==> trial 66: inputs <==
// comm_top
module comm_top(
  input wire sys_clk,
  input wire sys_clk_rst,
  input wire rst,
  input wire bit_in, 
  output wire bit_out, 
  output wire [7:0] data_trans, 
  output wire [7:0] data_recev 
);
export LEC_CHECK = 0
export ABC_AREA = 1
export CAP_MARGIN = 20
export CORE_ASPECT_RATIO = 0.5
export CORE_MARGIN = 2
export CORE_UTILIZATION = 72
export CTS_CLUSTER_DIAMETER = 189
export CTS_CLUSTER_SIZE = 96
export SLEW_MARGIN = 20
export TNS_END_PERCENT = 10
create_clock -name core_clock -period 7.95 [get_ports {sys_clk}]
run.sh (not shown) runs the stock make flow with config.mk's settings and CLKGATE_MAP_FILE=.
==> inputs of trial 37, as changes to trial 66 <==
CORE_ASPECT_RATIO = not set   (was 0.5)
CTS_CLUSTER_DIAMETER = 400   (was 189)
CTS_CLUSTER_SIZE = 98   (was 96)
TNS_END_PERCENT = not set   (was 10)
==> flow/constraint.sdc (replaced) <==
create_clock -name core_clock -period 2.66 [get_ports {sys_clk}]
set_input_delay 0.5320 -clock core_clock [delete_from_list [all_inputs] [get_ports {sys_clk}]]
set_output_delay 0.5320 -clock core_clock [all_outputs]
set_load 0.01 [all_outputs]
==> flow_summary.ini <==
; implementation run metrics
[setup_path]
worst-path-stages = 24
worstPathRequired_ns = 8.25
cp-startpoint = my_Rx_top.my_S2P.cnt[1]

[die]
die_h_um = 80.1
core_um2 = 11100

[pwr]
max-vdd-ir-drop_v = 0.000129
pwr-share-clk_pct = 50.9

[final_layout]
inverters = 133
n_all_buffers = 22

[sta]
fin_worst_hold_slack_ns = 0.431
layout_setup_ws_ns = 4.53

[outcome]
outcome = complete, no violations
-- figures above: trial 66

==> flow_summary.ini <==
; implementation run metrics
[die]
core_um2 = 11400
die_h_um = 112

[outcome]
outcome = complete, but fails checks
failed_checks = setup timing

[sta]
finalSetupViolations = 14
fin_worst_hold_slack_ns = 0.435
layout_setup_ws_ns = -0.493

[pwr]
max-vdd-ir-drop_v = 0.000553
pwr-share-clk_pct = 48.6

[setup_path]
worstPathRequired_ns = 3.04
cp-startpoint = my_Rx_top.my_S2P.cnt[2]
worst-path-stages = 23

[final_layout]
n_all_buffers = 117
-- figures above: trial 37


========
==> inputs of run a <==
comm_top again, from the RTL that the note above started with.
Settings: LEC_CHECK=0, ABC_AREA=1, CAP_MARGIN=20, CORE_MARGIN=2, CORE_UTILIZATION=72, CTS_CLUSTER_DIAMETER=96, CTS_CLUSTER_SIZE=18, PLACE_DENSITY_LB_ADDON=0.18, SETUP_SLACK_MARGIN=-0.15, SLEW_MARGIN=20; clock period 2.84 ns.
==> run b (differences from run a) <==
==> flow/config.mk (replaced) <==
export PLATFORM = sky130hd
export DESIGN_NAME = comm_top
export DESIGN_NICKNAME = comm_top
export VERILOG_FILES = /design/flow/design.v
export SDC_FILE = /design/flow/constraint.sdc
export NUM_CORES = 4
export LEC_CHECK = 0
export CAP_MARGIN = 20
export CORE_MARGIN = 2
export CORE_UTILIZATION = 70
export CTS_CLUSTER_SIZE = 37
export SLEW_MARGIN = 20
==> flow/constraint.sdc (replaced) <==
create_clock -name core_clock -period 3.06 [get_ports {sys_clk}]
set_input_delay 0.6120 -clock core_clock [delete_from_list [all_inputs] [get_ports {sys_clk}]]
set_output_delay 0.6120 -clock core_clock [all_outputs]
set_load 0.01 [all_outputs]
==> run c (differences from run a) <==
--- a/flow/config.mk
+++ b/flow/config.mk
@@ -9,8 +9,8 @@
 export CAP_MARGIN = 20
 export CORE_MARGIN = 2
 export CORE_UTILIZATION = 72
-export CTS_CLUSTER_DIAMETER = 96
-export CTS_CLUSTER_SIZE = 18
-export PLACE_DENSITY_LB_ADDON = 0.18
-export SETUP_SLACK_MARGIN = -0.15
+export CTS_CLUSTER_DIAMETER = 384
+export CTS_CLUSTER_SIZE = 19
+export PLACE_DENSITY = 0.85
+export SETUP_SLACK_MARGIN = 0.44
 export SLEW_MARGIN = 20
==> flow/constraint.sdc (replaced) <==
create_clock -name core_clock -period 2.33 [get_ports {sys_clk}]
set_input_delay 0.4660 -clock core_clock [delete_from_list [all_inputs] [get_ports {sys_clk}]]
set_output_delay 0.4660 -clock core_clock [all_outputs]
set_load 0.01 [all_outputs]
==> run d (differences from run a) <==
==> flow/config.mk (replaced) <==
export PLATFORM = sky130hd
export DESIGN_NAME = comm_top
export DESIGN_NICKNAME = comm_top
export VERILOG_FILES = /design/flow/design.v
export SDC_FILE = /design/flow/constraint.sdc
export NUM_CORES = 4
export LEC_CHECK = 0
export CAP_MARGIN = 20
export CORE_MARGIN = 2
export CORE_UTILIZATION = 70
export CTS_CLUSTER_SIZE = 36
export SLEW_MARGIN = 20
==> flow/constraint.sdc (replaced) <==
create_clock -name core_clock -period 3.7 [get_ports {sys_clk}]
set_input_delay 0.7400 -clock core_clock [delete_from_list [all_inputs] [get_ports {sys_clk}]]
set_output_delay 0.7400 -clock core_clock [all_outputs]
set_load 0.01 [all_outputs]
==> notes <==
Run d ran to the end with no violations. Run a produced a layout that fails on setup timing. Run b reached the layout checks and failed them: setup timing. Run c aborted during global routing (5_1_grt).
Cell count: run d < run b < run a.
In run c the die size is larger than in run b, by 0.91%.
Worst hold slack: run a > run b > run d.
Via count, highest first: run a, run b, run d.
First-iteration DRC count, highest first: run a, run b, run d.
Between run a and run d, the lower synthesized cell count is in run d (gap about 27%, measured against run d).
Between run a and run b, the lower clock skew is in run b (gap 16 ps).
The lowest setup slack belongs to run a, the highest to run d.
Critical path depth is the same in run d and run b.

========
==> inputs of yarrow <==
==> flow/design.v <==
`timescale 1ns / 1ps
module clk_div(
   input wire sys_clk,
   input wire sys_clk_rst,
   output wire gen_clk, 
   output wire ps_clk, 
   output wire fsk_clk, 
   output wire gen_en,
   output wire ps_en,
   output wire fsk_en
);
   parameter fsk_div=5;
   parameter ps_div=fsk_div*16;
   parameter gen_div=ps_div*16;
   reg [$clog2(fsk_div)-1:0] fsk_cnt;
   reg [$clog2(ps_div)-1:0] ps_cnt;
   reg [$clog2(gen_div)-1:0] gen_cnt;
   reg gen_clk_reg;
   reg ps_clk_reg;
   reg fsk_clk_reg;
   assign gen_clk=gen_clk_reg;
   assign ps_clk=ps_clk_reg;
   assign fsk_clk=fsk_clk_reg;
   assign gen_en=~(gen_cnt<gen_div-1) & ~gen_clk_reg;
   assign ps_en=~(ps_cnt<ps_div-1) & ~ps_clk_reg;
   assign fsk_en=~(fsk_cnt<fsk_div-1) & ~fsk_clk_reg;
   always@(posedge sys_clk or posedge sys_clk_rst) begin
     if(sys_clk_rst) begin
       gen_cnt<=32'd0;
       ps_cnt<=32'd0;
       fsk_cnt<=32'd0;
       gen_clk_reg<=1'b0;
       ps_clk_reg<=1'b0;
       fsk_clk_reg<=1'b0;
     end
     else begin
       if(gen_cnt<gen_div-1) begin
         gen_cnt<=gen_cnt+32'd1;
         gen_clk_reg<=gen_clk_reg;
       end
       else begin
         gen_cnt<=32'd0;
         gen_clk_reg<=~gen_clk_reg;
       end
       if(ps_cnt<ps_div-1) begin
         ps_cnt<=ps_cnt+32'd1;
         ps_clk_reg<=ps_clk_reg;
       end
       else begin
         ps_cnt<=32'd0;
         ps_clk_reg<=~ps_clk_reg;
       end
       if(fsk_cnt<fsk_div-1) begin
         fsk_cnt<=fsk_cnt+32'd1;
         fsk_clk_reg<=fsk_clk_reg;
       end
       else begin
         fsk_cnt<=32'd0;
         fsk_clk_reg<=~fsk_clk_reg;
       end
     end
   end
endmodule
`timescale 1ns / 1ps
module sig_gen(
  input wire clk,
  input wire rst,
  input wire en,
  output wire [7:0] data_out
);
  reg [7:0] data_out_reg;
  assign data_out=data_out_reg;
  always@(posedge clk or posedge rst) begin
   if(rst) begin
    data_out_reg<=8'd0;
   end
   else if(en) begin
    data_out_reg<=data_out_reg+8'd1;
   end
  end
endmodule
`timescale 1ns / 1ps
module hamming_encode(
    input wire [7:0] bitstream,
    input wire clk,
    input wire rst,
    input wire en,
    output wire [15:0] hammingcode
);    
    reg [2:0] check1;
    reg [2:0] check2;
    reg [15:0] hammingcode_reg;
    assign hammingcode=hammingcode_reg;
always @(*) begin
    check1[2] <= bitstream[7] ^ bitstream[6] ^ bitstream[5];
    check1[1] <= bitstream[7] ^ bitstream[6] ^ bitstream[4];
    check1[0] <= bitstream[7] ^ bitstream[5] ^ bitstream[4];
    check2[2] <= bitstream[3] ^ bitstream[2] ^ bitstream[1];
    check2[1] <= bitstream[3] ^ bitstream[2] ^ bitstream[0];
    check2[0] <= bitstream[3] ^ bitstream[1] ^ bitstream[0];
end
always @(posedge clk or posedge rst) begin
    if (rst) begin
        hammingcode_reg <= 16'd0;
    end
    else if (en) hammingcode_reg <= {2'b11,bitstream[7:4], check1[2:0], bitstream[3:0], check2[2:0]};
end
endmodule
`timescale 1ns / 1ps
module P2S(
   input wire clk, 
   input wire rst,
   input wire en,
   input wire [15:0] din,
   output reg dout,
   output reg sig_valid
    );
    reg [3:0] cnt;
    always@(posedge clk or posedge rst) begin
      if(rst) begin
        cnt <= 4'd0;
        dout <= 1'b0;
        sig_valid <= 1'b0;
      end
      else if(en) begin
      if(din[15:14]==2'b11) begin
        dout <= din[15-cnt];
        sig_valid<=1'b1;
        if(cnt<=14) cnt <= cnt + 4'd1;
        else cnt <= 4'd0;
       end 
       else sig_valid<=1'b0;
      end
    end
endmodule
`timescale 1ns / 1ps
module fsk_modulate (
    input wire clk,
    input wire rst,
    input wire en,
    input wire bit_in,
    input wire sig_valid,
    output wire wave_out
);
    reg [3:0] cnt;
    reg wave_h, wave_l;
    always @(posedge clk or posedge rst) begin
		if (rst) begin
			cnt <= 4'b0000;
			wave_h <= 0;
			wave_l <= 0;
		end
		else if (en) begin
		 if(sig_valid) begin
			if(cnt == 4'b0111) begin
				wave_h <= ~wave_h;
				wave_l <= ~wave_l;
				cnt <= 4'b0000;
			end
			else if(~(cnt%4)) begin
				wave_h <= ~wave_h;
			end
			cnt <= cnt + 1;
		 end
		 else cnt<=4'b0;
		end
    end
    assign wave_out = bit_in?wave_h:wave_l;
endmodule
`timescale 1ns / 1ps
module fsk_demodulate(
   input wire clk,
   input wire rst,
   input wire en,
   input wire in,
   output reg out
 );
    reg [4:0] zeronum;
    reg [4:0] clknum;
    reg last,outreg;
    always@(posedge clk or posedge rst)
    begin
		if (rst) begin
			last<=0;
			zeronum<=0;
			clknum<=5'b0;
			outreg<=0;
			out<=0;
		end
		else if (en) begin
			clknum<=clknum+1;
			if(in!=last)
			begin
				zeronum<=zeronum+1;
			end
			if(clknum == 3) 
			begin
				if(zeronum > 1)
				begin
					outreg<=1;
				end
				else
				begin
					outreg<=0;
				end
			end 
			if(clknum == 15)
			begin
				clknum<=0;
				zeronum<=0;
				out<=outreg;
			end
			last<=in;
		end
    end
endmodule
`timescale 1ns / 1ps
module S2P(
  input wire clk, 
  input wire rst,
  input wire en,
  input wire din,
  output reg [13:0] hammingcode
    );
    reg [1:0] current;
    reg [1:0] next;
    parameter IDLE = 2'b00;
    parameter START = 2'b01;
    parameter RECEIVE = 2'b11;
    reg [13:0] temp_reg;
    reg current_bit;
    reg [15:0] cnt;
    reg flag; 
    always@(posedge clk or posedge rst) begin
      if(rst) begin
       current <= IDLE;
      end
      else if(en) begin
       current <= next;
      end
    end
    always@(*) begin
     case(current)
      IDLE:
        if(current_bit) next<=START;
        else next<=IDLE;
      START:
        if(current_bit) next<=RECEIVE;
        else next<=IDLE; 
      RECEIVE:begin
        if(cnt<13) begin
         next <= RECEIVE; 
        end
        else begin
         next <= IDLE;
        end
      end
      default:next <= IDLE;
     endcase
    end
    always@(posedge clk or posedge rst) begin
     if(rst) begin
      current_bit <= 1'b0;
      temp_reg <= 14'b0;
      cnt <= 16'd0;
      flag <= 1'b0;
      hammingcode <= 14'b0;
     end
     else if(en) begin
      current_bit<=din;
      case(current)
        IDLE:begin
         flag<=1'b0;
         temp_reg<=14'b0;
        end
        START:begin
         flag<=1'b0;
         temp_reg<=14'b0;
        end
        RECEIVE:begin
         temp_reg[13-cnt]<=current_bit;
         cnt<=cnt+16'd1;
         flag<=1'b0;
         if(cnt==13) begin
          flag<=1'b1;
          cnt<=16'd0;
         end
        end
        default:begin
         flag<=1'b0;
         temp_reg<=14'b0;
        end
      endcase
      if(flag) begin
       hammingcode <= temp_reg;
      end
     end
    end
endmodule
`timescale 1ns / 1ps
module hamming_decode(
    input [13:0] code,
    input clk,
    input rst,
    input en,
    output reg [7:0] bitstream
    );
    reg [2:0] check1;
    reg [2:0] check2;
always @(*) begin
    check1[2] <= code[13] ^ code[12] ^ code[11] ^ code[9];
    check1[1] <= code[13] ^ code[12] ^ code[10] ^ code[8];
    check1[0] <= code[13] ^ code[11] ^ code[10] ^ code[7];
    check2[2] <= code[6] ^ code[5] ^ code[4] ^ code[2];
    check2[1] <= code[6] ^ code[5] ^ code[3] ^ code[1];
    check2[0] <= code[6] ^ code[4] ^ code[3] ^ code[0];
end
always @(posedge clk or posedge rst) begin
     if (rst) begin
       bitstream <= 4'd0;
     end
     else if (en) begin
        case(check1)
            3'b111: bitstream[7:4] <= {~code[13], code[12:10]};
            3'b110: bitstream[7:4] <= {code[13], ~code[12], code[11:10]};
            3'b101: bitstream[7:4] <= {code[13:12], ~code[11], code[10]};
            3'b011: bitstream[7:4] <= {code[13:11], ~code[10]};
            default: bitstream[7:4] <= code[13:10];
        endcase
        case(check2)
            3'b111: bitstream[3:0] <= {~code[6], code[5:3]};
            3'b110: bitstream[3:0] <= {code[6], ~code[5], code[4:3]};
            3'b101: bitstream[3:0] <= {code[6:5], ~code[4], code[3]};
            3'b011: bitstream[3:0] <= {code[6:4], ~code[3]};
            default: bitstream[3:0] <= code[6:3];
        endcase
     end
end
endmodule
`timescale 1ns / 1ps
module Tx_top(
  input wire sys_clk,
  input wire sys_clk_rst,
  input wire rst,
  output wire [7:0] data_out, 
  output wire [15:0] hammingcode,
  output wire fsk_out 
);
  wire gen_clk;
  wire ps_clk;
  wire fsk_clk;
  wire gen_en;
  wire ps_en;
  wire fsk_en;
  clk_div my_clk_div(
   .sys_clk(sys_clk),
   .sys_clk_rst(sys_clk_rst),
   .gen_clk(gen_clk),
   .ps_clk(ps_clk),
   .fsk_clk(fsk_clk),
   .gen_en(gen_en),
   .ps_en(ps_en),
   .fsk_en(fsk_en)
  );
  sig_gen my_sig_gen(
    .clk(sys_clk),
    .en(gen_en),
    .rst(rst),
    .data_out(data_out)
  );
  hamming_encode my_hamming_encode(
    .bitstream(data_out),
    .clk(sys_clk),
    .en(gen_en),
    .rst(rst),
    .hammingcode(hammingcode)
  );
  wire dout;
  wire sig_valid;
  P2S my_P2S(
    .clk(sys_clk),
    .en(ps_en),
    .rst(rst),
    .din(hammingcode),
    .dout(dout),
    .sig_valid(sig_valid)
  );
  fsk_modulate my_fsk_modulate(
    .clk(sys_clk),
    .en(fsk_en),
    .rst(rst),
    .bit_in(dout),
    .sig_valid(sig_valid),
    .wave_out(fsk_out)
  );
endmodule
`timescale 1ns / 1ps
module Rx_top(
  input wire sys_clk,
  input wire sys_clk_rst,
  input wire rst,
  input wire bit_in, 
  output wire [13:0] hammingcode,
  output wire [7:0] sig_out
);
  wire gen_clk;
  wire ps_clk;
  wire fsk_clk;
  wire gen_en;
  wire ps_en;
  wire fsk_en;
  clk_div my_clk_div(
   .sys_clk(sys_clk),
   .sys_clk_rst(sys_clk_rst),
   .gen_clk(gen_clk),
   .ps_clk(ps_clk),
   .fsk_clk(fsk_clk),
   .gen_en(gen_en),
   .ps_en(ps_en),
   .fsk_en(fsk_en)
  );
  wire de_fsk_out;
  fsk_demodulate my_fsk_demodulate(
    .clk(sys_clk),
    .en(fsk_en),
    .rst(rst),
    .in(bit_in),
    .out(de_fsk_out)
  );
  S2P my_S2P(
    .clk(sys_clk),
    .en(ps_en),
    .rst(rst),
    .din(de_fsk_out),
    .hammingcode(hammingcode)
  );
  hamming_decode my_hamming_decode(
    .code(hammingcode),
    .clk(sys_clk),
    .en(gen_en),
    .rst(rst),
    .bitstream(sig_out)
  );
endmodule
`timescale 1ns / 1ps
module comm_top(
  input wire sys_clk,
  input wire sys_clk_rst,
  input wire rst,
  input wire bit_in, 
  output wire bit_out, 
  output wire [7:0] data_trans, 
  output wire [7:0] data_recev 
);
  wire [15:0] en_hamming_code; 
  wire [13:0] de_hamming_code; 
Tx_top my_Tx_top(
  .sys_clk(sys_clk),
  .sys_clk_rst(sys_clk_rst),
  .rst(rst),
  .data_out(data_trans), 
  .hammingcode(en_hamming_code),
  .fsk_out(bit_out) 
);
Rx_top my_Rx_top(
  .sys_clk(sys_clk),
  .sys_clk_rst(sys_clk_rst),
  .rst(rst),
  .bit_in(bit_in), 
  .hammingcode(de_hamming_code),
  .sig_out(data_recev) 
);
endmodule
==> flow/run.sh <==
#!/bin/bash
# the make line also repeats each setting of config.mk as NAME=value (left out here)
make -C /OpenROAD-flow-scripts/flow DESIGN_CONFIG=/design/flow/config.mk WORK_HOME=/design/flow/orfs CLKGATE_MAP_FILE= finish
==> flow/config.mk <==
export PLATFORM = sky130hd
export DESIGN_NAME = comm_top
export DESIGN_NICKNAME = comm_top
export VERILOG_FILES = /design/flow/design.v
export SDC_FILE = /design/flow/constraint.sdc
export NUM_CORES = 4
export LEC_CHECK = 0
export ABC_AREA = 1
export CAP_MARGIN = 20
export CORE_ASPECT_RATIO = 1.45
export CORE_MARGIN = 2
export CORE_UTILIZATION = 69
export CTS_CLUSTER_DIAMETER = 189
export CTS_CLUSTER_SIZE = 96
export SLEW_MARGIN = 20
export TNS_END_PERCENT = 10
==> flow/constraint.sdc <==
create_clock -name core_clock -period 8.08 [get_ports {sys_clk}]
set_input_delay 1.6160 -clock core_clock [delete_from_list [all_inputs] [get_ports {sys_clk}]]
set_output_delay 1.6160 -clock core_clock [all_outputs]
set_load 0.01 [all_outputs]
==> sierra: changes against yarrow <==
- ABC_AREA: 1 -> unset
- CORE_ASPECT_RATIO: 1.45 -> unset
- CTS_CLUSTER_DIAMETER: 189 -> 78
- CTS_CLUSTER_SIZE: 96 -> 37
- PLACE_DENSITY_LB_ADDON: unset -> 0.28
- TNS_END_PERCENT: 10 -> unset
==> flow/constraint.sdc (replaced) <==
create_clock -name core_clock -period 4.0 [get_ports {sys_clk}]
set_input_delay 0.8000 -clock core_clock [delete_from_list [all_inputs] [get_ports {sys_clk}]]
set_output_delay 0.8000 -clock core_clock [all_outputs]
set_load 0.01 [all_outputs]
==> tab_implementation.tex <==
% Implementation results table
\begin{tabular}{lr}
\hline
Metric & Value \\
\hline
\multicolumn{2}{l}{\textbf{Outcome}} \\
Result of the run & timing/DRC/antenna clean \\
\multicolumn{2}{l}{\textbf{GRT}} \\
Largest net degree at the start of global routing & 61 \\
\multicolumn{2}{l}{\textbf{Synthesis}} \\
Most frequent cells after synthesis & sky130\_fd\_sc\_hd\_\_dfrtp\_1, sky130\_fd\_sc\_hd\_\_nand2\_1, sky130\_fd\_sc\_hd\_\_nor2\_1, sky130\_fd\_sc\_hd\_\_xnor2\_1, sky130\_fd\_sc\_hd\_\_xor2\_1 \\
Post-synth cell types & approximately 60 \\
Mapped Area & 8020 µm² \\
\multicolumn{2}{l}{\textbf{Detailed routing}} \\
Met3 wire length & 553 µm \\
\multicolumn{2}{l}{\textbf{Layout}} \\
Area of the multi-input gates & 3960 µm² \\
Count of plain and timing-repair buffers & 35 \\
\multicolumn{2}{l}{\textbf{Pwr}} \\
Switching share of power & 21.3\% \\
\multicolumn{2}{l}{\textbf{Critical path}} \\
Total buffers and inverters traversed by the critical path & 1 \\
\multicolumn{2}{l}{\textbf{Die}} \\
FP Core Util & 70.6\% \\
\hline
\end{tabular}
The numbers above come from sierra.

==> tab_implementation.tex <==
% Implementation results table
\begin{tabular}{lr}
\hline
Metric & Value \\
\hline
\multicolumn{2}{l}{\textbf{Placement}} \\
Total half-perimeter wirelength after legalization and detailed placement & 11,700 µm \\
\multicolumn{2}{l}{\textbf{Die}} \\
Die Footprint & between 10,000 and 15,000 µm² \\
Tap Count & 150 \\
FP Core Util & 70.4\% \\
\multicolumn{2}{l}{\textbf{Pwr}} \\
Leakage & 4.51 nW \\
Switching share of power & 21.1\% \\
\multicolumn{2}{l}{\textbf{GRT}} \\
Largest net degree at the start of global routing & approximately 60 \\
Most used routing layer in global routing & met2 \\
\multicolumn{2}{l}{\textbf{Critical path}} \\
Total buffers and inverters traversed by the critical path & 2 \\
\multicolumn{2}{l}{\textbf{Layout}} \\
Layout Utilization & 78.4\% \\
Count of plain and timing-repair buffers & 23 \\
\multicolumn{2}{l}{\textbf{Synthesis}} \\
Post-synth cell types & 47 \\
Most frequent cells after synthesis & sky130\_fd\_sc\_hd\_\_nand2\_1, sky130\_fd\_sc\_hd\_\_dfrtp\_1, sky130\_fd\_sc\_hd\_\_inv\_1, sky130\_fd\_sc\_hd\_\_nor2\_1, sky130\_fd\_sc\_hd\_\_o21ai\_0 \\
Mapped Area & 8330 µm² \\
\multicolumn{2}{l}{\textbf{Job}} \\
Number of warning messages in the logs & 32 \\
\multicolumn{2}{l}{\textbf{Outcome}} \\
Result of the run & timing/DRC/antenna clean \\
\hline
\end{tabular}
The numbers above come from yarrow.

Power and IR drop assume default switching activity.
